==> design.v <==
module ALU(
    input  [31:0] val_A,
    input  [31:0] val_B,
    input  [2:0]  ALU_op,
    output logic [31:0] ALU_out,
    output logic [7:0]  ALU_flags
);
    logic [31:0] sum_result;
    logic [31:0] diff_result;
    logic        overflow_add, overflow_sub;
    logic        signed_ge, signed_lt, signed_gt, signed_le;
    always_comb begin
        sum_result = $signed(val_A) + $signed(val_B);
        diff_result = $signed(val_A) - $signed(val_B);
        overflow_add = (val_A[31] == val_B[31]) && (val_A[31] != sum_result[31]);
        overflow_sub = (val_A[31] != val_B[31]) && (val_A[31] != diff_result[31]);
        signed_ge = ($signed(val_A) >= $signed(val_B));
        signed_lt = ($signed(val_A) < $signed(val_B));
        signed_gt = ($signed(val_A) > $signed(val_B));
        signed_le = ($signed(val_A) <= $signed(val_B));
        case(ALU_op)
            3'b000: begin  
                ALU_out = sum_result;
                ALU_flags[4] = overflow_add;
            end
            3'b001: begin  
                ALU_out = diff_result;
                ALU_flags[4] = overflow_sub;
            end
            3'b010: begin  
                ALU_out = val_A & val_B;
                ALU_flags[4] = 1'b0;
            end
            3'b011: begin  
                ALU_out = val_A | val_B;
                ALU_flags[4] = 1'b0;
            end
            3'b100: begin  
                ALU_out = val_A ^ val_B;
                ALU_flags[4] = 1'b0;
            end
            3'b101: begin  
                ALU_out = ~val_A;
                ALU_flags[4] = 1'b0;
            end
            default: begin  
                ALU_out = 32'b0;
                ALU_flags[4] = 1'b0;
            end
        endcase
        ALU_flags[7] = ALU_out[31];                     
        ALU_flags[6] = (ALU_out == 32'b0);              
        ALU_flags[5] = 1'b0;                            
        ALU_flags[3] = signed_ge;                       
        ALU_flags[2] = signed_lt;                       
        ALU_flags[1] = signed_gt;                       
        ALU_flags[0] = signed_le;                       
    end
endmodule
module shifter(
    input  [31:0] shift_in,     
    input  [1:0]  shift_op,     
    input  [4:0]  shift_amt,    
    output logic [31:0] shift_out   
);
    logic [4:0] valid_shift_amt;
    logic [31:0] rotate_amount;
    assign valid_shift_amt = (shift_amt > 5'd31) ? 5'd31 : shift_amt;
    assign rotate_amount = 32 - valid_shift_amt;
    always_comb begin
        case (shift_op)
            2'b00: begin  
                shift_out = shift_in << valid_shift_amt;
            end
            2'b01: begin  
                shift_out = shift_in >> valid_shift_amt;
            end
            2'b10: begin  
                shift_out = $signed(shift_in) >>> valid_shift_amt;
            end
            2'b11: begin  
                if (valid_shift_amt == 5'd0) begin
                    shift_out = shift_in;   
                end else begin
                    shift_out = (shift_in >> valid_shift_amt) | 
                               (shift_in << rotate_amount);
                end
            end
            default: begin  
                shift_out = shift_in;
            end
        endcase
    end
endmodule
module status_reg_block(
    input  clk,
    input  rst_n,
    input         en_status,     
    input         status_rdy,    
    input  [31:0] status_in,     
    output logic [31:0] status_out   
);
    logic [31:0] status_reg;
    assign status_out = status_rdy ? status_in : status_reg;
    always_ff @(posedge clk or negedge rst_n) begin
        if (!rst_n) begin
            status_reg <= 32'b0;   
        end else if (en_status) begin
            status_reg <= status_in;
        end
    end
endmodule
module regfile(
    input  clk,
    input  [31:0] w_data1,
    input  [3:0]  w_addr1,
    input         w_en1,
    input  [31:0] w_data2,
    input  [3:0]  w_addr2,
    input         w_en2,
    input  [31:0] w_data_ldr,
    input  [3:0]  w_addr_ldr,
    input         w_en_ldr,
    input  [3:0]  A_addr,
    input  [3:0]  B_addr,
    input  [3:0]  shift_addr,
    input  [3:0]  str_addr,
    input  [3:0]  reg_addr,
    input  [1:0]  sel_pc,
    input         load_pc,
    input  [10:0] start_pc,
    input  [10:0] dp_pc,
    output logic [31:0] A_data,
    output logic [31:0] B_data,
    output logic [31:0] shift_data,
    output logic [31:0] str_data,
    output logic [10:0] pc_out,
    output logic [31:0] reg_output
);
    logic [31:0] registers[1:15];   
    logic [10:0] pc_in;
    assign A_data      = (A_addr == 4'd0)     ? 32'b0 : registers[A_addr];
    assign B_data      = (B_addr == 4'd0)     ? 32'b0 : registers[B_addr];
    assign shift_data  = (shift_addr == 4'd0) ? 32'b0 : registers[shift_addr];
    assign str_data    = (str_addr == 4'd0)   ? 32'b0 : registers[str_addr];
    assign reg_output  = (reg_addr == 4'd0)   ? 32'b0 : registers[reg_addr];
    assign pc_out      = registers[4'd15][10:0];   
    assign pc_in       = pc_out + 1'b1;
    always_ff @(posedge clk) begin
        if (w_en1 && w_addr1 != 4'd0) begin
            registers[w_addr1] <= w_data1;
        end else if (w_en2 && w_addr2 != 4'd0) begin
            registers[w_addr2] <= w_data2;
        end else if (w_en_ldr && w_addr_ldr != 4'd0) begin
            registers[w_addr_ldr] <= w_data_ldr;
        end
        if (load_pc) begin
            case (sel_pc)
                2'b01: registers[4'd15] <= {21'b0, start_pc};
                2'b11: registers[4'd15] <= {21'b0, dp_pc};
                default: registers[4'd15] <= {21'b0, pc_in};
            endcase
        end
    end
endmodule
module idecoder(
    input  [31:0] instr,      
    output logic [3:0]  cond,       
    output logic [6:0]  opcode,     
    output logic        en_status,  
    output logic [3:0]  rn,         
    output logic [3:0]  rd,         
    output logic [3:0]  rs,         
    output logic [3:0]  rm,         
    output logic [1:0]  shift_op,   
    output logic [4:0]  imm5,       
    output logic [11:0] imm12,      
    output logic [23:0] imm24,      
    output logic        P,          
    output logic        U,          
    output logic        W           
);
    logic type_I;    
    logic type_RS;   
    assign cond = instr[31:28];       
    assign type_I = instr[25];        
    assign P = instr[24];             
    assign U = instr[23];             
    assign W = instr[21];             
    assign en_status = instr[20];     
    assign rn = instr[19:16];         
    assign rd = instr[15:12];         
    assign rs = instr[11:8];          
    assign rm = instr[3:0];           
    assign shift_op = instr[6:5];     
    assign imm5 = instr[11:7];        
    assign imm12 = instr[11:0];       
    assign imm24 = instr[23:0];       
    assign type_RS = ~type_I & (instr[4] == 1'b1);
    always_comb begin
        case (instr[27:26])
            2'b00: begin  
                if (instr[27:21] == 7'b0011001) begin  
                    opcode = 7'b0000000;
                end else if (instr[27:21] == 7'b0001000) begin  
                    opcode = 7'b0000001;
                end else if (instr[27:21] == 7'b0001001) begin  
                    if (instr[5] == 1'b0) begin   
                        opcode = 7'b1001001;
                    end else begin               
                        opcode = 7'b1001101;
                    end
                end else begin
                    if (type_I) begin
                        case (instr[24:21])
                            4'b0100: opcode = 7'b0000100;  
                            4'b0010: opcode = 7'b0001001;  
                            4'b1010: opcode = 7'b0001010;  
                            4'b0000: opcode = 7'b0001011;  
                            4'b1100: opcode = 7'b0001100;  
                            4'b0001: opcode = 7'b0001101;  
                            4'b1101: opcode = 7'b0000000;  
                            default: opcode = 7'b0000001;  
                        endcase
                    end else if (type_RS) begin
                        case (instr[24:21])
                            4'b0100: opcode = 7'b0111000;  
                            4'b0010: opcode = 7'b0111001;  
                            4'b1010: opcode = 7'b0111010;  
                            4'b0000: opcode = 7'b0111011;  
                            4'b1100: opcode = 7'b0111100;  
                            4'b0001: opcode = 7'b0111101;  
                            4'b1101: opcode = 7'b0110000;  
                            default: opcode = 7'b0000001;  
                        endcase
                    end else begin
                        case (instr[24:21])
                            4'b0100: opcode = 7'b0011000;  
                            4'b0010: opcode = 7'b0011001;  
                            4'b1010: opcode = 7'b0011010;  
                            4'b0000: opcode = 7'b0011011;  
                            4'b1100: opcode = 7'b0011100;  
                            4'b0001: opcode = 7'b0011101;  
                            4'b1101: opcode = 7'b0010000;  
                            default: opcode = 7'b0000001;  
                        endcase
                    end
                end
            end
            2'b01: begin  
                if (instr[20] == 1'b1) begin  
                    if (instr[25] == 1'b0) begin  
                        if (instr[19:16] == 4'b1111) begin  
                            opcode = 7'b1000000;
                        end else begin  
                            opcode = 7'b1100000;
                        end
                    end else begin  
                        opcode = 7'b1101000;
                    end
                end else begin  
                    if (instr[25] == 1'b0) begin  
                        opcode = 7'b1110000;
                    end else begin  
                        opcode = 7'b1111000;
                    end
                end
            end
            2'b10: begin  
                if (instr[25:24] == 2'b10) begin  
                    opcode = 7'b1001000;
                end else begin  
                    opcode = 7'b1001100;
                end
            end
            default: begin  
                opcode = 7'b0000001;  
            end
        endcase
    end
endmodule
module controller(
    input  clk,
    input  rst_n,
    input  [6:0]  opcode,
    input  [31:0] status_reg,
    input  [3:0]  cond,
    input         P,
    input         U,
    input         W,
    input         en_status_decode,
    output logic         waiting,
    output logic         w_en1,
    output logic         w_en2,
    output logic         w_en_ldr,
    output logic         sel_load_LR,
    output logic [1:0]   sel_A_in,
    output logic [1:0]   sel_B_in,
    output logic [1:0]   sel_shift_in,
    output logic         en_A,
    output logic         en_B,
    output logic         en_C,
    output logic         en_S,
    output logic         sel_A,
    output logic         sel_B,
    output logic         sel_post_indexing,
    output logic [2:0]   ALU_op,
    output logic         en_status,
    output logic         status_rdy,
    output logic         load_ir,
    output logic         load_pc,
    output logic [1:0]   sel_pc,
    output logic         ram_w_en1,
    output logic         ram_w_en2
);
    localparam [3:0] RESET = 4'd0;
    localparam [3:0] FETCH = 4'd1;
    localparam [3:0] FETCH_WAIT = 4'd2;
    localparam [3:0] DECODE = 4'd3;
    localparam [3:0] EXECUTE = 4'd4;
    localparam [3:0] MEMORY_INCREMENT_PC = 4'd5;
    localparam [3:0] MEMORY_WAIT = 4'd6;
    localparam [3:0] WRITE_BACK = 4'd7;
    localparam [3:0] LOAD_PC_START = 4'd8;
    localparam [6:0] NOP = 7'b0000000;
    localparam [6:0] HLT = 7'b0000001;
    localparam [6:0] MOV_I = 7'b0001000;
    localparam [3:0] CMP = 4'b1010;
    localparam [2:0] ALU_ADD = 3'b000;
    localparam [2:0] ALU_SUB = 3'b001;
    localparam [2:0] ALU_AND = 3'b010;
    localparam [2:0] ALU_ORR = 3'b011;
    localparam [2:0] ALU_XOR = 3'b100;
    logic N, Z, C, V;
    assign N = status_reg[31];
    assign Z = status_reg[30];
    assign C = status_reg[29];
    assign V = status_reg[28];
    logic [3:0] state;
    always_ff @(posedge clk or negedge rst_n) begin
        if (!rst_n) begin
            state <= RESET;
        end else begin
            case (state)
                RESET: begin
                    state <= LOAD_PC_START;
                end
                LOAD_PC_START: begin
                    state <= FETCH;
                end
                FETCH: begin
                    state <= FETCH_WAIT;
                end
                FETCH_WAIT: begin
                    state <= DECODE;
                end
                DECODE: begin
                    state <= EXECUTE;
                end
                EXECUTE: begin
                    state <= MEMORY_INCREMENT_PC;
                end
                MEMORY_INCREMENT_PC: begin
                    state <= MEMORY_WAIT;
                end
                MEMORY_WAIT: begin
                    state <= WRITE_BACK;
                end
                WRITE_BACK: begin
                    state <= FETCH;
                end
                default: begin
                    state <= RESET;
                end
            endcase
        end
    end
    always_comb begin
        waiting = 1'b1;
        w_en1 = 1'b0;
        w_en2 = 1'b0;
        w_en_ldr = 1'b0;
        sel_load_LR = 1'b0;
        sel_A_in = 2'b00;
        sel_B_in = 2'b00;
        sel_shift_in = 2'b00;
        en_A = 1'b0;
        en_B = 1'b0;
        en_C = 1'b0;
        en_S = 1'b0;
        sel_A = 1'b0;
        sel_B = 1'b0;
        sel_post_indexing = 1'b0;
        ALU_op = ALU_ADD;
        en_status = 1'b0;
        status_rdy = 1'b0;
        load_ir = 1'b0;
        load_pc = 1'b0;
        sel_pc = 2'b00;
        ram_w_en1 = 1'b0;
        ram_w_en2 = 1'b0;
        case (state)
            RESET: begin
                waiting = 1'b1;
            end
            LOAD_PC_START: begin
                waiting = 1'b1;
                load_pc = 1'b1;
                sel_pc = 2'b01;
            end
            FETCH: begin
                waiting = 1'b1;
            end
            FETCH_WAIT: begin
                waiting = 1'b1;
            end
            DECODE: begin
                waiting = 1'b1;
                load_ir = 1'b1;
            end
            EXECUTE: begin
                waiting = 1'b1;
                if (opcode[6] == 1'b0 && cond != 4'b1111) begin
                    if (opcode[3]) begin
                        en_A = 1'b1;
                    end
                    if (opcode[4]) begin
                        en_B = 1'b1;
                    end
                    en_S = 1'b1;
                    if (opcode[4]) begin
                        sel_shift_in = 2'b00;
                    end else begin
                        sel_shift_in = 2'b00;
                    end
                end 
                else if (opcode[6:5] == 2'b11 || opcode[6:3] == 4'b1000) begin
                    if (opcode[3] == 1'b0) begin
                        if (opcode[6:4] == 3'b100) begin  
                            sel_A_in = 2'b11;  
                        end
                        sel_B_in = 2'b00;  
                        en_A = 1'b1;
                        en_B = 1'b0;
                        en_S = 1'b0;
                        sel_shift_in = 2'b00;
                    end 
                    else begin
                        sel_A_in = 2'b00;  
                        sel_B_in = 2'b00;  
                        en_A = 1'b1;
                        en_B = 1'b1;
                        en_S = 1'b1;
                        sel_shift_in = 2'b00;
                    end
                end 
                else if (opcode[6:3] == 4'b1001) begin
                    en_A = 1'b0;
                    if (opcode[1]) begin
                        en_B = 1'b1;
                    end
                    en_S = 1'b1;
                    sel_shift_in = 2'b11;
                end
            end
            MEMORY_INCREMENT_PC: begin
                waiting = 1'b1;
                en_C = 1'b1;
                if (opcode[6] == 1'b0 && cond != 4'b1111) begin
                    sel_pc = 2'b00;
                    load_pc = 1'b1;
                    case (opcode[2:0])
                        3'b000: ALU_op = ALU_ADD;
                        3'b001: ALU_op = ALU_SUB;
                        3'b010: ALU_op = ALU_AND;
                        3'b011: ALU_op = ALU_ORR;
                        3'b100: ALU_op = ALU_XOR;
                        default: ALU_op = ALU_ADD;
                    endcase
                    if (opcode[3] == 1'b0) begin
                        sel_A = 1'b1;
                    end
                    if (opcode[4] == 1'b0) begin
                        sel_B = 1'b1;
                    end
                    sel_post_indexing = 1'b0;
                    sel_load_LR = 1'b0;
                    en_status = en_status_decode;
                    if (opcode[3:0] != CMP) begin
                        w_en1 = 1'b1;
                    end
                    ram_w_en2 = 1'b0;
                end 
                else if (opcode[6:5] == 2'b11 || opcode[6:3] == 4'b1000) begin
                    sel_pc = 2'b00;
                    load_pc = 1'b1;
                    if (U == 1'b0) begin
                        ALU_op = ALU_SUB;
                    end else begin
                        ALU_op = ALU_ADD;
                    end
                    sel_A = 1'b0;  
                    sel_post_indexing = ~P;
                    if (opcode[3] == 1'b1) begin
                        sel_B = 1'b0;  
                    end else begin
                        sel_B = 1'b1;  
                    end
                    sel_load_LR = 1'b0;
                    en_status = en_status_decode;
                    w_en1 = 1'b0;
                    w_en2 = ~P | W;
                    if (opcode[4] == 1'b1) begin  
                        ram_w_en2 = 1'b1;
                    end else begin  
                        ram_w_en2 = 1'b0;
                    end
                end 
                else if (opcode[6:3] == 4'b1001) begin
                    if ((cond == 4'b0000 && Z) || 
                        (cond == 4'b0001 && ~Z) || 
                        (cond == 4'b0010 && C) || 
                        (cond == 4'b0011 && ~C) || 
                        (cond == 4'b0100 && N) || 
                        (cond == 4'b0101 && ~N) || 
                        (cond == 4'b0110 && V) || 
                        (cond == 4'b0111 && ~V) || 
                        (cond == 4'b1000 && C && ~Z) || 
                        (cond == 4'b1001 && (~C || Z)) || 
                        (cond == 4'b1010 && (N == V)) || 
                        (cond == 4'b1011 && (N != V)) || 
                        (cond == 4'b1100 && (~Z && (N == V))) || 
                        (cond == 4'b1101 && (Z || (N != V))) || 
                        (cond == 4'b1110)) begin
                        sel_pc = 2'b11;
                        load_pc = 1'b1;
                    end else begin
                        sel_pc = 2'b00;
                        load_pc = 1'b1;
                    end
                    if (opcode[2] == 1'b1) begin
                        w_en1 = 1'b1;
                        sel_load_LR = 1'b0;
                    end
                    ALU_op = ALU_ADD;
                    sel_A = 1'b1;
                    if (opcode[1] == 1'b1) begin
                        sel_B = 1'b0;
                    end else begin
                        sel_B = 1'b1;
                    end
                    sel_post_indexing = 1'b0;
                    en_status = 1'b0;
                end
            end
            MEMORY_WAIT: begin
                waiting = 1'b1;
                status_rdy = 1'b1;
            end
            WRITE_BACK: begin
                waiting = 1'b1;
                if (opcode[6:4] == 3'b110 || opcode[6:3] == 4'b1000) begin
                    w_en_ldr = 1'b1;
                end
            end
            default: begin
                waiting = 1'b1;
            end
        endcase
    end
endmodule
module datapath(
    input  clk,
    input  rst_n,
    input  [3:0]  w_addr1,
    input         w_en1,
    input  [3:0]  w_addr2,
    input         w_en2,
    input  [3:0]  w_addr_ldr,
    input         w_en_ldr,
    input  [31:0] w_data_ldr,
    input  [3:0]  A_addr,
    input  [3:0]  B_addr,
    input  [3:0]  shift_addr,
    input  [3:0]  str_addr,
    input  [3:0]  reg_addr,       
    input  [1:0]  sel_pc,
    input         load_pc,
    input  [10:0] start_pc,
    input  [1:0]  sel_A_in,
    input  [1:0]  sel_B_in,
    input  [1:0]  sel_shift_in,
    input         en_A,
    input         en_B,
    input         en_S,
    input  [31:0] shift_imme,
    input         sel_shift,
    input  [1:0]  shift_op,
    input         sel_A,
    input         sel_B,
    input         sel_post_indexing,
    input  [31:0] imme_data,
    input  [2:0]  ALU_op,
    input         en_status,
    input         status_rdy,
    input  [31:0] LR_in,
    input         sel_load_LR,
    output logic [31:0] datapath_out,
    output logic [31:0] status_out,
    output logic [31:0] str_data,
    output logic [10:0] PC,
    output logic [31:0] reg_output
);  
    logic [31:0] A_data, B_data, shift_data, str_data_rf;
    logic [10:0] pc_out;
    logic [31:0] reg_output_rf;
    logic [31:0] shift_out;
    logic [31:0] val_A, val_B, ALU_out, shift_amt, status_in;
    logic [7:0]  ALU_flags;
    logic [31:0] A_in, B_in, shift_in;
    logic [31:0] A_reg, B_reg, S_reg, status_out_reg;
    logic [31:0] w_data1;
    logic [3:0]  w_addr1_in;
    assign PC = pc_out;
    assign reg_output = reg_output_rf;
    assign status_out = status_out_reg;
    assign str_data = str_data_rf;
    regfile regfile(
        .clk(clk),
        .w_data1(w_data1),
        .w_addr1(w_addr1_in),
        .w_en1(w_en1),
        .w_data2(ALU_out),
        .w_addr2(w_addr2),
        .w_en2(w_en2),
        .w_data_ldr(w_data_ldr),
        .w_addr_ldr(w_addr_ldr),
        .w_en_ldr(w_en_ldr),
        .sel_pc(sel_pc),
        .load_pc(load_pc),
        .start_pc(start_pc),
        .dp_pc(ALU_out[10:0]),
        .A_addr(A_addr),
        .B_addr(B_addr),
        .shift_addr(shift_addr),
        .str_addr(str_addr),
        .A_data(A_data),
        .B_data(B_data),
        .shift_data(shift_data),
        .str_data(str_data_rf),
        .pc_out(pc_out),
        .reg_output(reg_output_rf),
        .reg_addr(reg_addr)
    );
    shifter shifter(
        .shift_in(B_reg),
        .shift_op(shift_op),
        .shift_amt(S_reg[4:0]),
        .shift_out(shift_out)
    );
    ALU alu(
        .val_A(val_A),
        .val_B(val_B),
        .ALU_op(ALU_op),
        .ALU_out(ALU_out),
        .ALU_flags(ALU_flags)
    );
    status_reg_block status_reg(
        .clk(clk),
        .rst_n(rst_n),
        .en_status(en_status),
        .status_rdy(status_rdy),
        .status_in(status_in),
        .status_out(status_out_reg)
    );
    assign status_in = {24'b0, ALU_flags};
    assign datapath_out = sel_post_indexing ? val_A : ALU_out;
    assign w_data1 = sel_load_LR ? LR_in : ALU_out;
    assign w_addr1_in = sel_load_LR ? 4'd14 : w_addr1;   
    assign val_A = sel_A ? 32'b0 : A_reg;
    assign val_B = sel_B ? imme_data : shift_out; 
    assign shift_amt = sel_shift ? shift_in : shift_imme;
    always_comb begin
        case (sel_A_in)
            2'b00: A_in = A_data;         
            2'b01: A_in = ALU_out;        
            2'b11: A_in = {21'b0, pc_out};  
            default: A_in = A_data;
        endcase
    end
    always_comb begin
        case (sel_B_in)
            2'b00: B_in = B_data;         
            2'b01: B_in = ALU_out;        
            2'b11: B_in = val_B;          
            default: B_in = B_data;
        endcase
    end
    always_comb begin
        case (sel_shift_in)
            2'b00: shift_in = shift_data;  
            2'b01: shift_in = ALU_out;     
            2'b11: shift_in = 32'b0;       
            default: shift_in = shift_data;
        endcase
    end
    always_ff @(posedge clk or negedge rst_n) begin
        if (!rst_n) begin
            A_reg <= 32'b0;
        end else if (en_A) begin
            A_reg <= A_in;
        end
    end
    always_ff @(posedge clk or negedge rst_n) begin
        if (!rst_n) begin
            B_reg <= 32'b0;
        end else if (en_B) begin
            B_reg <= B_in;
        end
    end
    always_ff @(posedge clk or negedge rst_n) begin
        if (!rst_n) begin
            S_reg <= 32'b0;
        end else if (en_S) begin
            S_reg <= shift_amt;
        end
    end
endmodule
module cpu (
    input  clk,
    input  rst_n,
    input  [31:0] instr,
    input  [31:0] ram_data2,
    input  [10:0] start_pc,
    input  [3:0]  reg_addr,   
    output logic         waiting,
    output logic         ram_w_en1,
    output logic         ram_w_en2,
    output logic [10:0]  ram_addr2,
    output logic [31:0]  ram_in2,
    output logic [31:0]  status_out,
    output logic [31:0]  datapath_out,
    output logic [10:0]  pc_out,
    output logic [31:0]  reg_output
);
    logic [31:0] instr_reg;
    logic [3:0]  cond;            
    logic [6:0]  opcode;          
    logic        en_status_decode;  
    logic [3:0]  rn, rd, rs, rm;  
    logic [1:0]  shift_op;        
    logic [4:0]  imm5;            
    logic [11:0] imm12;           
    logic [23:0] imm24;           
    logic        P, U, W;         
    logic [3:0] rt;
    assign rt = rd;
    logic [31:0] status_out_dp;
    logic [31:0] datapath_out_dp;
    logic [31:0] str_data_dp;
    logic [10:0] pc_out_dp;
    logic [31:0] reg_output_dp;
    logic        waiting_ctrl;
    logic        w_en1, w_en2, w_en_ldr, sel_load_LR;
    logic [1:0]  sel_A_in, sel_B_in, sel_shift_in;
    logic        en_A, en_B, en_C, en_S;
    logic        sel_A, sel_B, sel_post_indexing;
    logic [2:0]  ALU_op;
    logic        en_status, status_rdy_ctrl;
    logic        load_ir, load_pc_ctrl;
    logic [1:0]  sel_pc_ctrl;
    logic        ram_w_en1_ctrl, ram_w_en2_ctrl;
    assign waiting = waiting_ctrl;
    assign status_out = status_out_dp;
    assign datapath_out = datapath_out_dp;
    assign pc_out = pc_out_dp;
    assign reg_output = reg_output_dp;
    assign ram_addr2 = datapath_out_dp[10:0];
    assign ram_in2 = str_data_dp;
    assign ram_w_en1 = ram_w_en1_ctrl;
    assign ram_w_en2 = ram_w_en2_ctrl;
    idecoder idecoder(
        .instr(instr_reg),
        .cond(cond),
        .opcode(opcode),
        .en_status(en_status_decode),
        .rn(rn),
        .rd(rd),
        .rs(rs),
        .rm(rm),
        .shift_op(shift_op),
        .imm5(imm5),
        .imm12(imm12),
        .imm24(imm24),
        .P(P),
        .U(U),
        .W(W)
    );
    datapath datapath(
        .clk(clk),
        .rst_n(rst_n),
        .LR_in(ram_data2),
        .sel_load_LR(sel_load_LR),
        .w_addr1(rd),
        .w_en1(w_en1),
        .w_addr2(rn),
        .w_en2(w_en2),
        .w_addr_ldr(rt),            
        .w_en_ldr(w_en_ldr),
        .w_data_ldr(ram_data2),     
        .A_addr(rn),
        .B_addr(rm),
        .shift_addr(rs),
        .str_addr(rt),
        .reg_addr(reg_addr),        
        .sel_pc(sel_pc_ctrl),
        .load_pc(load_pc_ctrl),
        .start_pc(start_pc),
        .sel_A_in(sel_A_in),
        .sel_B_in(sel_B_in),
        .sel_shift_in(sel_shift_in),
        .en_A(en_A),
        .en_B(en_B),
        .en_S(en_S),
        .shift_imme({27'd0, imm5}),
        .sel_shift(1'b0),           
        .shift_op(shift_op),
        .sel_A(sel_A),
        .sel_B(sel_B),
        .sel_post_indexing(sel_post_indexing),
        .imme_data({20'd0, imm12}),
        .ALU_op(ALU_op),
        .en_status(en_status),
        .status_rdy(status_rdy_ctrl),
        .datapath_out(datapath_out_dp),
        .status_out(status_out_dp),
        .str_data(str_data_dp),
        .PC(pc_out_dp),
        .reg_output(reg_output_dp)
    );
    controller controller(
        .clk(clk),
        .rst_n(rst_n),
        .opcode(opcode),
        .status_reg(status_out_dp),
        .cond(cond),
        .P(P),
        .U(U),
        .W(W),
        .en_status_decode(en_status_decode),
        .waiting(waiting_ctrl),
        .w_en1(w_en1),
        .w_en2(w_en2),
        .w_en_ldr(w_en_ldr),
        .sel_load_LR(sel_load_LR),
        .sel_A_in(sel_A_in),
        .sel_B_in(sel_B_in),
        .sel_shift_in(sel_shift_in),
        .en_A(en_A),
        .en_B(en_B),
        .en_C(en_C),
        .en_S(en_S),
        .sel_A(sel_A),
        .sel_B(sel_B),
        .sel_post_indexing(sel_post_indexing),
        .ALU_op(ALU_op),
        .en_status(en_status),
        .status_rdy(status_rdy_ctrl),
        .load_ir(load_ir),
        .load_pc(load_pc_ctrl),
        .sel_pc(sel_pc_ctrl),
        .ram_w_en1(ram_w_en1_ctrl),
        .ram_w_en2(ram_w_en2_ctrl)
    );
    always_ff @(posedge clk or negedge rst_n) begin
        if (!rst_n) begin
            instr_reg <= 32'b0;
        end else if (load_ir) begin
            instr_reg <= instr;
        end
    end
endmodule
==> run.sh <==
#!/bin/bash
# the make line also repeats each setting of config.mk as NAME=value (left out here)
make -C /OpenROAD-flow-scripts/flow DESIGN_CONFIG=/design/flow/config.mk WORK_HOME=/design/flow/orfs CLKGATE_MAP_FILE= finish
==> config.mk <==
export PLATFORM = sky130hd
export DESIGN_NAME = cpu
export DESIGN_NICKNAME = cpu
export VERILOG_FILES = /design/flow/design.v
export SDC_FILE = /design/flow/constraint.sdc
export NUM_CORES = 4
export LEC_CHECK = 0
export CAP_MARGIN = 20
export CELL_PAD_IN_SITES_DETAIL_PLACEMENT = 1
export CORE_ASPECT_RATIO = 0.52
export CORE_MARGIN = 7
export CORE_UTILIZATION = 67
export CTS_CLUSTER_DIAMETER = 328
export CTS_CLUSTER_SIZE = 17
export GPL_ROUTABILITY_DRIVEN = 1
export GPL_TIMING_DRIVEN = 0
export MAX_ROUTING_LAYER = met4
export MIN_ROUTING_LAYER = met2
export PLACE_DENSITY_LB_ADDON = 0.26
export SETUP_SLACK_MARGIN = 1.77
export SLEW_MARGIN = 20
export TNS_END_PERCENT = 90
==> constraint.sdc <==
create_clock -name core_clock -period 12.0 [get_ports {clk}]
set_input_delay 2.4000 -clock core_clock [delete_from_list [all_inputs] [get_ports {clk}]]
set_output_delay 2.4000 -clock core_clock [all_outputs]
set_load 0.01 [all_outputs]
==> results of run 1 <==
## stage by stage
stage	total power [mW]	setup slack, ps
2_1_floorplan	5.758	2886
3_3_place_gp	7.577	-391.6
==> summary.txt, run 1 <==
post-synthesis simple-gate area fraction: 10.02%
cell type with the largest total area: edfxtp_1
Compound Share, Synth: 17.63%
Adders+Majority by Area: 3.099%
Main synth FF type: edfxtp_1
Mean Syn Cell Area: 10.68 µm²
Yosys top cell by instances: edfxtp_1
core area: 70590 µm²
Synthesized registers: 592
mux share: 28.14%
FP Rows: 70
top cells by area, synth: edfxtp_1 (29%), mux4_2 (20%), dfrtp_1 (5.8%)
Port-buffer cells: 202
Post-Syn Instances: 4497
outcome: stopped before the end
cell count listed in synth_stat.txt: 4497
share of flip-flops with an asynchronous set or reset: 18.92%
Syn Std Cell Area: 48040 µm²
Top cell area share: 28.69%
Die Ht: 207.1 µm
Die ar.: 79800 µm²
Synth Seq Share: 35.40%
yosys stat area: 48040 µm²
Synth Area in XOR/XNOR: 0.6745%
EDFF count, synth: 459
Syn. warnings: 8
Core Util at FP: 68.06%
Tool Error: [ERROR DPL-0033] detailed placement checks failed during check placement.
Boundary Pins: 234
Synth top cells by count: edfxtp_1 (459), nand2_1 (425), mux4_2 (417), nor2_1 (399), clkbuf_1 (303)
Largest logic family: multiplexers
Fail Step: detailed placement
GP Congestion: 1.957
post-synth cell types: 117
Die Width: 385.3 µm
==> inputs of run 2 (changes only) <==
CAP_MARGIN = 40   (was 20)
CELL_PAD_IN_SITES_DETAIL_PLACEMENT = 0   (was 1)
CORE_ASPECT_RATIO = 1.44   (was 0.52)
CORE_MARGIN = 6   (was 7)
CORE_UTILIZATION = 25   (was 67)
CTS_CLUSTER_DIAMETER = 352   (was 328)
CTS_CLUSTER_SIZE = 33   (was 17)
GPL_ROUTABILITY_DRIVEN = 0   (was 1)
PLACE_DENSITY = 0.87   (was unset)
PLACE_DENSITY_LB_ADDON = unset   (was 0.26)
SETUP_SLACK_MARGIN = unset   (was 1.77)
TNS_END_PERCENT = 95   (was 90)
clock period = 15.5 ns   (was 12.0 ns; I/O delays follow)
==> run 2 against run 1 <==
  * The run fails in global routing
  * Area after synthesis is the same
  * Die size grew to 2.5 times the previous value
  * Synthesized cell count is the same
==> summary.txt, run 2 <==
outcome: stopped before the end
Fail Step: global routing
Tool Error: [ERROR GRT-0116] Global routing finished with congestion. Check the congestion regions in the DRC Viewer.
yosys stat area: 48040 µm²
clock sink count: 592
Die ar.: 203000 µm²
Largest logic family: multiplexers
post-synthesis simple-gate area fraction: 10.02%
Core Util at FP: 25.22%
Compound Share, Synth: 17.63%
PostCTS Resize Cnt: 0
Post-Syn Instances: 4497
Synthesized registers: 592
GRT Total Usage: 61.48%
Syn Std Cell Area: 48040 µm²
Yosys top cell by instances: edfxtp_1
share of flip-flops with an asynchronous set or reset: 18.92%
EDFF count, synth: 459
FP Rows: 192
Top cell area share: 28.69%
CTS Buf Count: 21
Clock H-tree levels: 1
Syn. warnings: 8
Main synth FF type: edfxtp_1
Synth Seq Share: 35.40%
Mean Syn Cell Area: 10.68 µm²
cell type with the largest total area: edfxtp_1
residual overflow from global routing: 3235
Hold Buf Count CTS: 0
post-synth cell types: 117
post-DP HPWL: 188700 µm
Synth Area in XOR/XNOR: 0.6745%
dpl ws: 2651 ps
Port-buffer cells: 202
top cells by area, synth: edfxtp_1 (29%), mux4_2 (20%), dfrtp_1 (5.8%)
Die Width: 377.3 µm
Boundary Pins: 234
Synth top cells by count: edfxtp_1 (459), nand2_1 (425), mux4_2 (417), nor2_1 (399), clkbuf_1 (303)
Adders+Majority by Area: 3.099%
Die Ht: 538.1 µm
CTS root buffer: clkbuf_16
Max clock buf depth: 3
mux share: 28.14%
core area: 190500 µm²
cell count listed in synth_stat.txt: 4497
post-CTS setup repair buffer count: 0
## run 2: per-stage QoR
step                hold WS, ps  instance area (µm²)  cells
floorplan                 449.7                48140   4522
global placement          463.8                53310   7246
detailed placement        467.0                55340   7387
CTS                       499.8                55920   7424
## run 2: layer usage
metal,GRT overflow,GRT usage [%]
met3,1669,67.36
met4,519,42.93
met1,-,-
met5,-,-
met2,1047,66.24
==> inputs of run 3 (changes only) <==
CELL_PAD_IN_SITES_DETAIL_PLACEMENT = unset   (was 0)
CORE_ASPECT_RATIO = unset   (was 1.44)
CORE_MARGIN = 2   (was 6)
CORE_UTILIZATION = 44   (was 25)
CTS_CLUSTER_DIAMETER = unset   (was 352)
CTS_CLUSTER_SIZE = unset   (was 33)
GPL_ROUTABILITY_DRIVEN = unset   (was 0)
GPL_TIMING_DRIVEN = unset   (was 0)
MAX_ROUTING_LAYER = unset   (was met4)
MIN_ROUTING_LAYER = unset   (was met2)
PLACE_DENSITY = unset   (was 0.87)
TNS_END_PERCENT = unset   (was 95)
clock period = 7.58 ns   (was 15.5 ns; I/O delays follow)
==> run 3 against run 2 <==
  * Now fails the layout checks on negative setup slack
  * Synthesized cell count stayed put
  * Area after synthesis stayed put
  * Die size is 45% lower
==> summary.txt, run 3 <==
post-layout period usage: 114.7%
FF+latch area: 17060 µm²
CTS root buffer: clkbuf_16
Main synth FF type: edfxtp_1
wire length per cell: 32.06 µm
Syn. warnings: 8
internal power: 11.90 mW
SO Faults: negative setup slack
Top cell area share: 28.69%
CP Launch Type: register
Port-buffer cells: 206
Comb group: 11.6 mW
Post-Syn Instances: 4497
vias: 45980
post-DP HPWL: 158200 µm
core area: 108600 µm²
CTS tree: yes
mux share: 28.14%
hold path cells: 2
cell type with the largest total area: edfxtp_1
Die Width: 334.4 µm
Compound Share, Synth: 17.63%
Synth Area in XOR/XNOR: 0.6745%
Max Slew Vio Count: 0
Syn Std Cell Area: 48040 µm²
WHS Endpoint: datapath.A_reg[25]
Fin. Hold Viols: 0
sequential cell power: 4.76 mW
Tool Warnings: 107
combinational power share: 57.6%
FP Rows: 121
synth-to-layout area growth: 34.55%
number of vias per cell: 6.634
Max Fclk: 115.0 MHz
Mean Syn Cell Area: 10.68 µm²
Iter 0 DRT Violations: 6011
Adders+Majority by Area: 3.099%
leakage: 25.05 nW
Max clock buf depth: 3
filler cell count: 9023
logic area: 31480 µm²
residual overflow from global routing: 0
clk ins delay skew pair: 690 ps
Slew @ Worst Pin: 1038 ps
Final Util: 59.55%
CP max stage cell: dfrtp_4
Critical Path AT: 7180 ps
clock skew: 60.74 ps
number of global-route vias before repair: 43960
post-route setup slack: -1116 ps
Die ar.: 111900 µm²
RSZ-0062 raised after global routing: true
PD cells: 312.3 nW/µm²
Die Ht: 334.4 µm
outcome: finished with violations
Period minus WS final: 8696 ps
CTS Buf Count: 73
Final setup viols: 22
Clock H-tree levels: 3
Crit. Startpoint: datapath.S_reg[0]
critical path class: reg -> out
Top Family by Delay on Critical Path: AND-OR/OR-AND gates
clock sink count: 592
top cells by area, synth: edfxtp_1 (29%), mux4_2 (20%), dfrtp_1 (5.8%)
Clk pin slew, worst setup/hold paths: 80 ps
Synthesized registers: 592
Sw Share: 41.07%
WP data required: 6060 ps
Yosys top cell by instances: edfxtp_1
Reg2Reg Depth: 32
CP max stage delay: 540 ps
share of flip-flops with an asynchronous set or reset: 18.92%
post-synthesis simple-gate area fraction: 10.02%
initial antenna violation count: 9
first-pass GRT wire length: 314000 µm
Boundary Pins: 234
min-delay src: datapath.A_reg[25]
largest net degree at the start of global routing: 99
switching power: 8.291 mW
CP bufs+invs: 6
Largest logic family: multiplexers
Hold Crit Class: reg -> reg
Levels on crit path: 29
clock power share: 18.8%
R2R setup slack: 880 ps
Critical Path Sink: status_out[6]
r2r startpoint: datapath.S_reg[0]
Synth Seq Share: 35.40%
Synth top cells by count: edfxtp_1 (459), nand2_1 (425), mux4_2 (417), nor2_1 (399), clkbuf_1 (303)
EDFF count, synth: 459
register share of total power: 23.6%
GP Congestion: 1.036
Clock group: 3.80 mW
worst vdd ir: 0.0001960 V
cell count listed in synth_stat.txt: 4497
Biggest consumer: combinational logic
Initial DRT Pass Iterations: 5
CP Capture Type: output port
max_cap viols: 0
aggregate routed wire length: 222200 µm
maximum net fanout on the critical path: 7
slew margin rel.: 30.83%
Remaining DRCs: 0
yosys stat area: 48040 µm²
Core Util at FP: 44.26%
Reg-to-Reg End: datapath.regfile.registers[10][31]
post-route antenna net violation count: 0
Pwr Total: 20.19 mW
Final #Nets: 5651
post-synth cell types: 117
GRT Total Usage: 38.82%
-- run 3: layout make-up --
type / count / share of cell area (%)
tap: 1414 / 2.737
multi-input combinational: 3364 / 48.70
sequential: 592 / 26.39
clock inverter: 38 / 0.8962
inverter: 110 / 0.6523
clock buffer: 98 / 3.082
timing repair buffer: 1312 / 17.53
antenna: 3 / 0.01161
-- run 3: timing repair --
action	in CTS	in global routing
gates cloned	2	2
endpoints found under the setup margin	46	46
gates resized	537	282
hold buffers	0	0
pin swaps	109	93
buffers inserted	102	56
-- run 3: stage by stage --
| stage | hold slack, ps | area, µm² | TNS (ps) | std cells | setup slack [ps] |
|---|---|---|---|---|---|
| finish | 479.6 | 64640 | -8845 | 6931 | -1116 |
| global route | 495.8 | 64630 | -13350 | 6928 | -1315 |
| CTS | 482.4 | 63210 | -8508 | 6885 | -1011 |
| detailed placement | 470.1 | 58270 | -15550 | 6657 | -1485 |
| global placement | 461.5 | 57770 | -16740 | 6625 | -1432 |
| floorplan | 449.7 | 48250 | 0 | 4522 | 5.143 |
-- run 3: routing by layer --
layer | track usage (%) | vias to the layer above | share of wire [%] | routed length [µm]
met5 | 0 | - | 0.030 | 67
met4 | 22.39 | 12 | 6.7 | 14850
met3 | 9.466 | 666 | 11 | 24460
met2 | 59.87 | 2883 | 45 | 99470
met1 | 49.98 | 22970 | 38 | 83380
li1 | - | 19450 | - | -
==> inputs of run 4 (changes only) <==
ABC_AREA = 1   (was unset)
CAP_MARGIN = 20   (was 40)
CELL_PAD_IN_SITES_GLOBAL_PLACEMENT = 3   (was unset)
CORE_UTILIZATION = 48   (was 44)
CTS_CLUSTER_SIZE = 79   (was unset)
GPL_ROUTABILITY_DRIVEN = 0   (was unset)
HOLD_SLACK_MARGIN = 0.03   (was unset)
MAX_ROUTING_LAYER = met5   (was unset)
MIN_ROUTING_LAYER = met1   (was unset)
SETUP_SLACK_MARGIN = 1.45   (was unset)
SLEW_MARGIN = 35   (was 20)
TNS_END_PERCENT = 5   (was unset)
clock period = 10.1 ns   (was 7.58 ns; I/O delays follow)
==> run 4 against run 3 <==
  * The run now fails in global placement without I/O
  * Area after synthesis grew 3.1%
  * Die size shrank 5.4%
  * Synthesized cell count grew 62%
==> summary.txt, run 4 <==
Syn. warnings: 8
Fail Step: global placement without I/O
cell type with the largest total area: edfxtp_1
FP Rows: 117
core area: 102000 µm²
Core Util at FP: 48.55%
top cells by area, synth: edfxtp_1 (28%), o21ai_0 (15%), nand2_1 (9.8%)
post-synth cell types: 63
Adders+Majority by Area: 2.985%
mux share: 0.6364%
Main synth FF type: edfxtp_1
Top cell area share: 27.82%
Synth Seq Share: 34.33%
Synth top cells by count: o21ai_0 (1463), nand2_1 (1293), a21oi_1 (691), nor2_1 (650), inv_1 (643)
share of flip-flops with an asynchronous set or reset: 18.92%
Die ar.: 105800 µm²
yosys stat area: 49540 µm²
Die Width: 325.3 µm
Tool Error: [ERROR GPL-0301] Utilization 117.897 % exceeds 100%.
Mean Syn Cell Area: 6.806 µm²
Largest logic family: AND-OR/OR-AND gates
Die Ht: 325.3 µm
EDFF count, synth: 459
outcome: stopped before the end
Compound Share, Synth: 30.31%
cell count listed in synth_stat.txt: 7279
Syn Std Cell Area: 49540 µm²
Synth Area in XOR/XNOR: 0.8309%
post-synthesis simple-gate area fraction: 20.64%
Synthesized registers: 592
Post-Syn Instances: 7279
Yosys top cell by instances: o21ai_0
==> inputs of run 5 (changes only) <==
CTS_CLUSTER_DIAMETER = 91   (was unset)
CTS_CLUSTER_SIZE = 55   (was 79)
GPL_ROUTABILITY_DRIVEN = 1   (was 0)
GPL_TIMING_DRIVEN = 0   (was unset)
SLEW_MARGIN = 5   (was 35)
==> run 5 against run 4 <==
  * The run again fails in global placement without I/O
  * Die size stayed put
  * Synthesized cell count stayed put
  * Area after synthesis unchanged
==> summary.txt, run 5 <==
outcome: stopped before the end
Fail Step: global placement without I/O
Tool Error: [ERROR GPL-0301] Utilization 117.897 % exceeds 100%.
Largest logic family: AND-OR/OR-AND gates
Synthesized registers: 592
yosys stat area: 49540 µm²
Main synth FF type: edfxtp_1
share of flip-flops with an asynchronous set or reset: 18.92%
Synth top cells by count: o21ai_0 (1463), nand2_1 (1293), a21oi_1 (691), nor2_1 (650), inv_1 (643)
Syn. warnings: 8
core area: 102000 µm²
Mean Syn Cell Area: 6.806 µm²
Syn Std Cell Area: 49540 µm²
Post-Syn Instances: 7279
post-synth cell types: 63
top cells by area, synth: edfxtp_1 (28%), o21ai_0 (15%), nand2_1 (9.8%)
Synth Seq Share: 34.33%
mux share: 0.6364%
FP Rows: 117
Core Util at FP: 48.55%
Die Width: 325.3 µm
Adders+Majority by Area: 2.985%
Die Ht: 325.3 µm
Top cell area share: 27.82%
cell type with the largest total area: edfxtp_1
Yosys top cell by instances: o21ai_0
Die ar.: 105800 µm²
Compound Share, Synth: 30.31%
Synth Area in XOR/XNOR: 0.8309%
EDFF count, synth: 459
cell count listed in synth_stat.txt: 7279
post-synthesis simple-gate area fraction: 20.64%
==> inputs of run 6 (changes only) <==
ABC_AREA = unset   (was 1)
CAP_MARGIN = 5   (was 20)
CELL_PAD_IN_SITES_GLOBAL_PLACEMENT = unset   (was 3)
CORE_UTILIZATION = 72   (was 48)
CTS_CLUSTER_DIAMETER = 299   (was 91)
CTS_CLUSTER_SIZE = 43   (was 55)
GPL_TIMING_DRIVEN = unset   (was 0)
HOLD_SLACK_MARGIN = unset   (was 0.03)
MAX_ROUTING_LAYER = met4   (was met5)
MIN_ROUTING_LAYER = unset   (was met1)
PLACE_DENSITY = 0.64   (was unset)
SETUP_SLACK_MARGIN = unset   (was 1.45)
SLEW_MARGIN = 20   (was 5)
TNS_END_PERCENT = 10   (was 5)
clock period = 8.4 ns   (was 10.1 ns; I/O delays follow)
==> run 6 against run 5 <==
  * The flow stops in global routing
  * Die size down 35%
  * Synthesized cell count shrank 38%
  * Area after synthesis is 3.0% lower
==> summary.txt, run 6 <==
Top cell area share: 28.69%
share of flip-flops with an asynchronous set or reset: 18.92%
Fail Step: global routing
Max clock buf depth: 3
Synth Seq Share: 35.40%
Core Util at FP: 72.94%
Main synth FF type: edfxtp_1
post-placement cell area: 54570 µm²
Synthesized registers: 592
Syn Std Cell Area: 48040 µm²
Die ar.: 68810 µm²
Yosys top cell by instances: edfxtp_1
Syn. warnings: 8
Die Width: 262.3 µm
cell type with the largest total area: edfxtp_1
CTS root buffer: clkbuf_16
Compound Share, Synth: 17.63%
Die Ht: 262.3 µm
mux share: 28.14%
FP Rows: 94
cell count listed in synth_stat.txt: 4497
Synth Area in XOR/XNOR: 0.6745%
yosys stat area: 48040 µm²
CTS Buf Count: 17
Hold Buf Count CTS: 0
dpl ws: -920.3 ps
post-DP HPWL: 143200 µm
EDFF count, synth: 459
Clock H-tree levels: 1
Largest logic family: multiplexers
post-synthesis simple-gate area fraction: 10.02%
post-synth cell types: 117
top cells by area, synth: edfxtp_1 (29%), mux4_2 (20%), dfrtp_1 (5.8%)
Boundary Pins: 234
Mean Syn Cell Area: 10.68 µm²
GP Congestion: 1.185
outcome: stopped before the end
Port-buffer cells: 206
Adders+Majority by Area: 3.099%
Synth top cells by count: edfxtp_1 (459), nand2_1 (425), mux4_2 (417), nor2_1 (399), clkbuf_1 (303)
core area: 65860 µm²
Post-Syn Instances: 4497
clock sink count: 592
==> run 6: repair_timing <==
item,CTS
gates cloned,1
setup endpoints to repair,26
pin swaps,41
gates resized,140
setup buffers,21
==> run 6: per-stage QoR <==
step	total power, mW	instances	hold WS (ps)	utilization, %	setup TNS [ps]
4_1_cts	13.60	5823	509.4	84.57	-531.2
3_5_place_dp	12.09	5773	470.3	82.86	-1434
3_3_place_gp	11.87	5772	459.7	82.81	-1500
2_1_floorplan	8.226	4522	449.7	-	0
==> inputs of run 7 (changes only) <==
CAP_MARGIN = 40   (was 5)
CELL_PAD_IN_SITES_DETAIL_PLACEMENT = 1   (was unset)
CORE_ASPECT_RATIO = 1.44   (was unset)
CORE_MARGIN = 10   (was 2)
CORE_UTILIZATION = 25   (was 72)
CTS_CLUSTER_DIAMETER = 352   (was 299)
CTS_CLUSTER_SIZE = 33   (was 43)
GPL_ROUTABILITY_DRIVEN = 0   (was 1)
GPL_TIMING_DRIVEN = 0   (was unset)
HOLD_SLACK_MARGIN = 0.22   (was unset)
MIN_ROUTING_LAYER = met2   (was unset)
PLACE_DENSITY = 0.87   (was 0.64)
TNS_END_PERCENT = 95   (was 10)
clock period = 15.5 ns   (was 8.4 ns; I/O delays follow)
==> run 7 against run 6 <==
  * The run again fails in global routing
  * Die size increased to 3.1 times the previous value
  * Area after synthesis is the same
  * Synthesized cell count is the same
==> summary.txt, run 7 <==
CTS root buffer: clkbuf_16
Post-Syn Instances: 4497
cell count listed in synth_stat.txt: 4497
CTS Buf Count: 21
Syn. warnings: 8
dpl ws: 1566 ps
Die Width: 385.3 µm
Top cell area share: 28.69%
Die ar.: 210400 µm²
Synth Seq Share: 35.40%
Yosys top cell by instances: edfxtp_1
Largest logic family: multiplexers
post-DP HPWL: 242100 µm
Boundary Pins: 234
Core Util at FP: 25.09%
Mean Syn Cell Area: 10.68 µm²
yosys stat area: 48040 µm²
cell type with the largest total area: edfxtp_1
post-synthesis simple-gate area fraction: 10.02%
residual overflow from global routing: 6610
Synth Area in XOR/XNOR: 0.6745%
Compound Share, Synth: 17.63%
Hold Buf Count CTS: 0
Syn Std Cell Area: 48040 µm²
mux share: 28.14%
core area: 191500 µm²
Synthesized registers: 592
PostCTS Resize Cnt: 0
top cells by area, synth: edfxtp_1 (29%), mux4_2 (20%), dfrtp_1 (5.8%)
EDFF count, synth: 459
Clock H-tree levels: 1
Fail Step: global routing
Tool Error: [ERROR GRT-0116] Global routing finished with congestion. Check the congestion regions in the DRC Viewer.
outcome: stopped before the end
post-synth cell types: 117
GRT Total Usage: 68.52%
Port-buffer cells: 202
Die Ht: 546.1 µm
post-CTS setup repair buffer count: 0
share of flip-flops with an asynchronous set or reset: 18.92%
clock sink count: 592
Main synth FF type: edfxtp_1
Max clock buf depth: 3
Adders+Majority by Area: 3.099%
Post-Place Cells: 7402
FP Rows: 193
Synth top cells by count: edfxtp_1 (459), nand2_1 (425), mux4_2 (417), nor2_1 (399), clkbuf_1 (303)
## run 7: layer usage
layer	GRT overflow	global-route usage (%)
met1	-	-
met4	989	50.52
met5	-	-
met2	2587	71.74
met3	3034	75.52
## run 7: metrics by stage
stage	power (mW)	cell area (µm²)
detailed placement	6.475	55310
CTS	7.275	55900
floorplan	4.458	48140
global placement	5.884	53330
==> inputs of run 8 (changes only) <==
CELL_PAD_IN_SITES_DETAIL_PLACEMENT = unset   (was 1)
CORE_ASPECT_RATIO = unset   (was 1.44)
CORE_MARGIN = 2   (was 10)
CORE_UTILIZATION = 72   (was 25)
CTS_CLUSTER_DIAMETER = 90   (was 352)
GPL_ROUTABILITY_DRIVEN = unset   (was 0)
GPL_TIMING_DRIVEN = unset   (was 0)
HOLD_SLACK_MARGIN = unset   (was 0.22)
MAX_ROUTING_LAYER = unset   (was met4)
MIN_ROUTING_LAYER = unset   (was met2)
PLACE_DENSITY = unset   (was 0.87)
TNS_END_PERCENT = unset   (was 95)
clock period = 7.15 ns   (was 15.5 ns; I/O delays follow)
==> run 8 against run 7 <==
  * The flow again stops in global routing
  * Synthesized cell count did not move
  * Area after synthesis stayed put
  * Die size down 67%
==> summary.txt, run 8 <==
outcome: stopped before the end
Fail Step: global routing
Tool Error: [ERROR GRT-0116] Global routing finished with congestion. Check the congestion regions in the DRC Viewer.
Syn. warnings: 8
Compound Share, Synth: 17.63%
CTS Buf Count: 27
Yosys top cell by instances: edfxtp_1
Main synth FF type: edfxtp_1
Clock H-tree levels: 1
Die Ht: 262.3 µm
cell type with the largest total area: edfxtp_1
GP Congestion: 1.177
Synth Seq Share: 35.40%
Max clock buf depth: 3
Core Util at FP: 72.94%
post-synthesis simple-gate area fraction: 10.02%
Post-Syn Instances: 4497
Top cell area share: 28.69%
Synth top cells by count: edfxtp_1 (459), nand2_1 (425), mux4_2 (417), nor2_1 (399), clkbuf_1 (303)
mux share: 28.14%
Hold Buf Count CTS: 0
EDFF count, synth: 459
Mean Syn Cell Area: 10.68 µm²
cell count listed in synth_stat.txt: 4497
Adders+Majority by Area: 3.099%
FP Rows: 94
core area: 65860 µm²
Syn Std Cell Area: 48040 µm²
Boundary Pins: 234
Port-buffer cells: 206
CTS root buffer: clkbuf_16
Synthesized registers: 592
Die ar.: 68810 µm²
Synth Area in XOR/XNOR: 0.6745%
post-synth cell types: 117
clock sink count: 592
Largest logic family: multiplexers
yosys stat area: 48040 µm²
GRT Total Usage: 93.57%
top cells by area, synth: edfxtp_1 (29%), mux4_2 (20%), dfrtp_1 (5.8%)
residual overflow from global routing: 810
post-DP HPWL: 162000 µm
share of flip-flops with an asynchronous set or reset: 18.92%
Die Width: 262.3 µm
## run 8: timing repair
action                                  4_1_cts
pin swaps                                    91
hold endpoints to repair                      0
gates resized                               547
gates cloned                                  2
endpoints found under the setup margin       62
setup buffers                               122
## run 8: stage by stage
step | worst slack [ps] | instances | power [mW] | area, µm² | hold slack [ps]
after floorplan | -163.2 | 4522 | 9.693 | 48330 | 449.7
after global placement | -1223 | 6032 | 14.51 | 56710 | 459.8
after detailed placement | -1381 | 6059 | 14.93 | 57080 | 474.0
after CTS | -1328 | 6223 | 18.18 | 60340 | 495.9
## run 8: per-layer routing
metal,track usage [%],GRT overflow
met2,100.0,357
met1,92.42,48
met4,93.41,269
met5,78.72,24
met3,88.82,112
==> inputs of run 9 (changes only) <==
CORE_UTILIZATION = 70   (was 72)
CTS_CLUSTER_DIAMETER = unset   (was 90)
clock period = 8.52 ns   (was 7.15 ns; I/O delays follow)
==> run 9 against run 8 <==
  * The run again fails in global routing
  * Die size up 2.8%
  * Synthesized cell count unchanged
  * Area after synthesis unchanged
==> summary.txt, run 9 <==
Synth Seq Share: 35.40%
cell type with the largest total area: edfxtp_1
Compound Share, Synth: 17.63%
mux share: 28.14%
Core Util at FP: 70.42%
Port-buffer cells: 206
residual overflow from global routing: 592
core area: 68230 µm²
Syn. warnings: 8
Top cell area share: 28.69%
clock sink count: 592
CTS root buffer: clkbuf_16
dpl ws: -376.4 ps
yosys stat area: 48040 µm²
Yosys top cell by instances: edfxtp_1
Tool Error: [ERROR GRT-0232] Routing congestion too high. Check the congestion heatmap in the GUI.
Syn Std Cell Area: 48040 µm²
Die Ht: 266.0 µm
Largest logic family: multiplexers
post-synthesis simple-gate area fraction: 10.02%
Die Width: 266.0 µm
Post-Syn Instances: 4497
EDFF count, synth: 459
Synthesized registers: 592
Clock H-tree levels: 3
cell count listed in synth_stat.txt: 4497
GP Congestion: 1.130
Mean Syn Cell Area: 10.68 µm²
top cells by area, synth: edfxtp_1 (29%), mux4_2 (20%), dfrtp_1 (5.8%)
Synth Area in XOR/XNOR: 0.6745%
GRT Total Usage: 90.57%
CTS Buf Count: 66
Boundary Pins: 234
Adders+Majority by Area: 3.099%
FP Rows: 96
Synth top cells by count: edfxtp_1 (459), nand2_1 (425), mux4_2 (417), nor2_1 (399), clkbuf_1 (303)
post-DP HPWL: 144200 µm
Die ar.: 70750 µm²
Main synth FF type: edfxtp_1
Fail Step: global routing
Max clock buf depth: 3
post-synth cell types: 117
share of flip-flops with an asynchronous set or reset: 18.92%
outcome: stopped before the end
## run 9: per-layer routing
metal / overflow / track usage (%)
met2: 213 / 97.03
met3: 82 / 84.99
met5: 18 / 73.25
met1: 63 / 90.73
met4: 216 / 89.25
## run 9: metrics by stage
step | TNS (ps) | area [µm²] | power (mW) | std cells
4_1_cts | -397.0 | 57470 | 15.31 | 5942
3_5_place_dp | -385.4 | 54920 | 12.04 | 5815
3_3_place_gp | -348.5 | 54550 | 11.80 | 5788
2_1_floorplan | 0 | 48140 | 8.110 | 4522
## run 9: repair_timing
| action | CTS |
|---|---|
| setup buffers | 10 |
| endpoints found under the hold margin | 0 |
| hold buffers | 0 |
| gates resized | 101 |
| pin swaps | 31 |
| setup endpoints to repair | 26 |
==> inputs of run 10 (changes only) <==
CAP_MARGIN = 10   (was 40)
CTS_CLUSTER_DIAMETER = 299   (was unset)
CTS_CLUSTER_SIZE = 43   (was 33)
GPL_ROUTABILITY_DRIVEN = 1   (was unset)
MAX_ROUTING_LAYER = met4   (was unset)
PLACE_DENSITY = 0.64   (was unset)
SETUP_SLACK_MARGIN = 1.92   (was unset)
TNS_END_PERCENT = 5   (was unset)
clock period = 6.59 ns   (was 8.52 ns; I/O delays follow)
==> run 10 against run 9 <==
  * The flow again stops in global routing
  * Synthesized cell count stayed put
  * Die size did not move
  * Area after synthesis did not move
==> summary.txt, run 10 <==
Top cell area share: 28.69%
Hold Buf Count CTS: 0
outcome: stopped before the end
cell type with the largest total area: edfxtp_1
post-synthesis simple-gate area fraction: 10.02%
Synth Seq Share: 35.40%
share of flip-flops with an asynchronous set or reset: 18.92%
Adders+Majority by Area: 3.099%
EDFF count, synth: 459
Boundary Pins: 234
clock sink count: 592
yosys stat area: 48040 µm²
GRT Total Usage: 81.03%
post-synth cell types: 117
Synth Area in XOR/XNOR: 0.6745%
post-DP HPWL: 156900 µm
cell count listed in synth_stat.txt: 4497
GP Congestion: 1.179
Post-Place Cells: 6062
residual overflow from global routing: 17
Syn Std Cell Area: 48040 µm²
CTS root buffer: clkbuf_16
mux share: 28.14%
Main synth FF type: edfxtp_1
Synthesized registers: 592
Post-Syn Instances: 4497
Fail Step: global routing
Tool Error: [ERROR GRT-0116] Global routing finished with congestion. Check the congestion regions in the DRC Viewer.
dpl ws: -1903 ps
Die ar.: 70750 µm²
Mean Syn Cell Area: 10.68 µm²
Yosys top cell by instances: edfxtp_1
core area: 68230 µm²
Clock H-tree levels: 1
top cells by area, synth: edfxtp_1 (29%), mux4_2 (20%), dfrtp_1 (5.8%)
Syn. warnings: 8
Die Ht: 266.0 µm
FP Rows: 96
Port-buffer cells: 206
Synth top cells by count: edfxtp_1 (459), nand2_1 (425), mux4_2 (417), nor2_1 (399), clkbuf_1 (303)
Max clock buf depth: 3
Largest logic family: multiplexers
Die Width: 266.0 µm
CTS Buf Count: 17
Compound Share, Synth: 17.63%
Core Util at FP: 70.42%
==> run 10: metrics by stage <==
step	utilization (%)	hold slack, ps	area (µm²)
after floorplan	-	449.7	48540
after CTS	87.61	516.4	59770
after global placement	83.46	461.2	56940
after detailed placement	83.47	475.6	56950
==> run 10: routing by layer <==
layer  GRT overflow  global-route usage (%)
met2              3                   92.82
met3              7                   68.78
met4              7                   74.26
met5              -                       -
met1              0                   81.68
==> run 10: timing repair <==
| item | CTS |
|---|---|
| pin swaps | 121 |
| buffers inserted | 103 |
| setup endpoints to repair | 706 |
| gates cloned | 2 |
| gates resized | 543 |
==> inputs of run 11 (changes only) <==
CTS_CLUSTER_DIAMETER = 29   (was 299)
MAX_ROUTING_LAYER = met5   (was met4)
==> run 11 against run 10 <==
  * The run again fails in global routing
  * Synthesized cell count is the same
  * Die size is the same
  * Area after synthesis is the same
==> summary.txt, run 11 <==
post-placement cell area: 57280 µm²
Post-Place Cells: 6101
Synth Seq Share: 35.40%
Fail Step: global routing
Synth Area in XOR/XNOR: 0.6745%
residual overflow from global routing: 3593
share of flip-flops with an asynchronous set or reset: 18.92%
cell count listed in synth_stat.txt: 4497
Boundary Pins: 234
mux share: 28.14%
Hold Buf Count CTS: 0
Largest logic family: multiplexers
cell type with the largest total area: edfxtp_1
Tool Error: [ERROR GRT-0116] Global routing finished with congestion. Check the congestion regions in the DRC Viewer.
core area: 68230 µm²
Mean Syn Cell Area: 10.68 µm²
post-DP HPWL: 160000 µm
CTS Buf Count: 120
Port-buffer cells: 206
post-synthesis simple-gate area fraction: 10.02%
Die Ht: 266.0 µm
yosys stat area: 48040 µm²
top cells by area, synth: edfxtp_1 (29%), mux4_2 (20%), dfrtp_1 (5.8%)
Die ar.: 70750 µm²
GP Congestion: 1.184
Core Util at FP: 70.42%
Die Width: 266.0 µm
CTS root buffer: clkbuf_16
GRT Total Usage: 101.8%
Syn. warnings: 8
Max clock buf depth: 3
Syn Std Cell Area: 48040 µm²
Synth top cells by count: edfxtp_1 (459), nand2_1 (425), mux4_2 (417), nor2_1 (399), clkbuf_1 (303)
Adders+Majority by Area: 3.099%
Compound Share, Synth: 17.63%
Clock H-tree levels: 3
Top cell area share: 28.69%
Yosys top cell by instances: edfxtp_1
Synthesized registers: 592
Main synth FF type: edfxtp_1
clock sink count: 592
Post-Syn Instances: 4497
post-synth cell types: 117
outcome: stopped before the end
EDFF count, synth: 459
FP Rows: 96
[run 11: per-layer routing]
metal	track usage, %	GRT overflow
met1	96.87	322
met2	110.7	1765
met3	95.23	469
met4	107.6	950
met5	89.60	87
[run 11: per-stage QoR]
step	TNS, ps	power [mW]	setup WS (ps)
4_1_cts	-44040	25.03	-1910
2_1_floorplan	-743.8	10.66	-605.0
3_3_place_gp	-36980	16.19	-1854
3_5_place_dp	-59790	16.56	-2044
[run 11: timing repair]
action,in CTS
hold endpoints to repair,0
endpoints found under the setup margin,973
gates cloned,5
buffers inserted,101
pin swaps,105
gates resized,520
==> inputs of run 12 (changes only) <==
CAP_MARGIN = 15   (was 10)
CORE_UTILIZATION = 66   (was 70)
CTS_CLUSTER_DIAMETER = unset   (was 29)
CTS_CLUSTER_SIZE = unset   (was 43)
GPL_ROUTABILITY_DRIVEN = unset   (was 1)
MAX_ROUTING_LAYER = unset   (was met5)
PLACE_DENSITY = unset   (was 0.64)
SETUP_SLACK_MARGIN = unset   (was 1.92)
clock period = 7.78 ns   (was 6.59 ns; I/O delays follow)
==> run 12 against run 11 <==
  * The flow again stops in global routing
  * Die size up 6.0%
  * Area after synthesis did not move
  * Synthesized cell count is the same
==> summary.txt, run 12 <==
outcome: stopped before the end
Fail Step: global routing
post-synthesis simple-gate area fraction: 10.02%
Adders+Majority by Area: 3.099%
Die ar.: 74970 µm²
Core Util at FP: 66.98%
top cells by area, synth: edfxtp_1 (29%), mux4_2 (20%), dfrtp_1 (5.8%)
core area: 71730 µm²
Syn. warnings: 8
Max clock buf depth: 3
post-DP HPWL: 148100 µm
Main synth FF type: edfxtp_1
cell type with the largest total area: edfxtp_1
Clock H-tree levels: 3
clock sink count: 592
Die Ht: 273.8 µm
Largest logic family: multiplexers
mux share: 28.14%
Syn Std Cell Area: 48040 µm²
share of flip-flops with an asynchronous set or reset: 18.92%
Post-Place Cells: 6042
cell count listed in synth_stat.txt: 4497
Synthesized registers: 592
post-synth cell types: 117
Synth top cells by count: edfxtp_1 (459), nand2_1 (425), mux4_2 (417), nor2_1 (399), clkbuf_1 (303)
yosys stat area: 48040 µm²
Top cell area share: 28.69%
FP Rows: 98
Synth Seq Share: 35.40%
Die Width: 273.8 µm
Compound Share, Synth: 17.63%
Port-buffer cells: 206
CTS Buf Count: 67
Mean Syn Cell Area: 10.68 µm²
GP Congestion: 1.111
Post-Syn Instances: 4497
EDFF count, synth: 459
Yosys top cell by instances: edfxtp_1
Boundary Pins: 234
CTS root buffer: clkbuf_16
Synth Area in XOR/XNOR: 0.6745%
-- run 12: timing repair --
| action | in CTS |
|---|---|
| gates resized | 80 |
| buffers inserted | 7 |
| hold buffers | 0 |
| endpoints found under the setup margin | 40 |
| pin swaps | 16 |
-- run 12: stage by stage --
stage / power, mW / cell area (µm²) / setup slack (ps) / utilization, %
2_1_floorplan: 8.891 / 48220 / 10.09 / -
3_3_place_gp: 13.37 / 56190 / -1048 / 78.33
3_5_place_dp: 13.58 / 56200 / -963.6 / 78.34
4_1_cts: 17.09 / 58620 / -826.2 / 81.73
Power figures rest on the tool's default switching activity, not on a simulated workload.
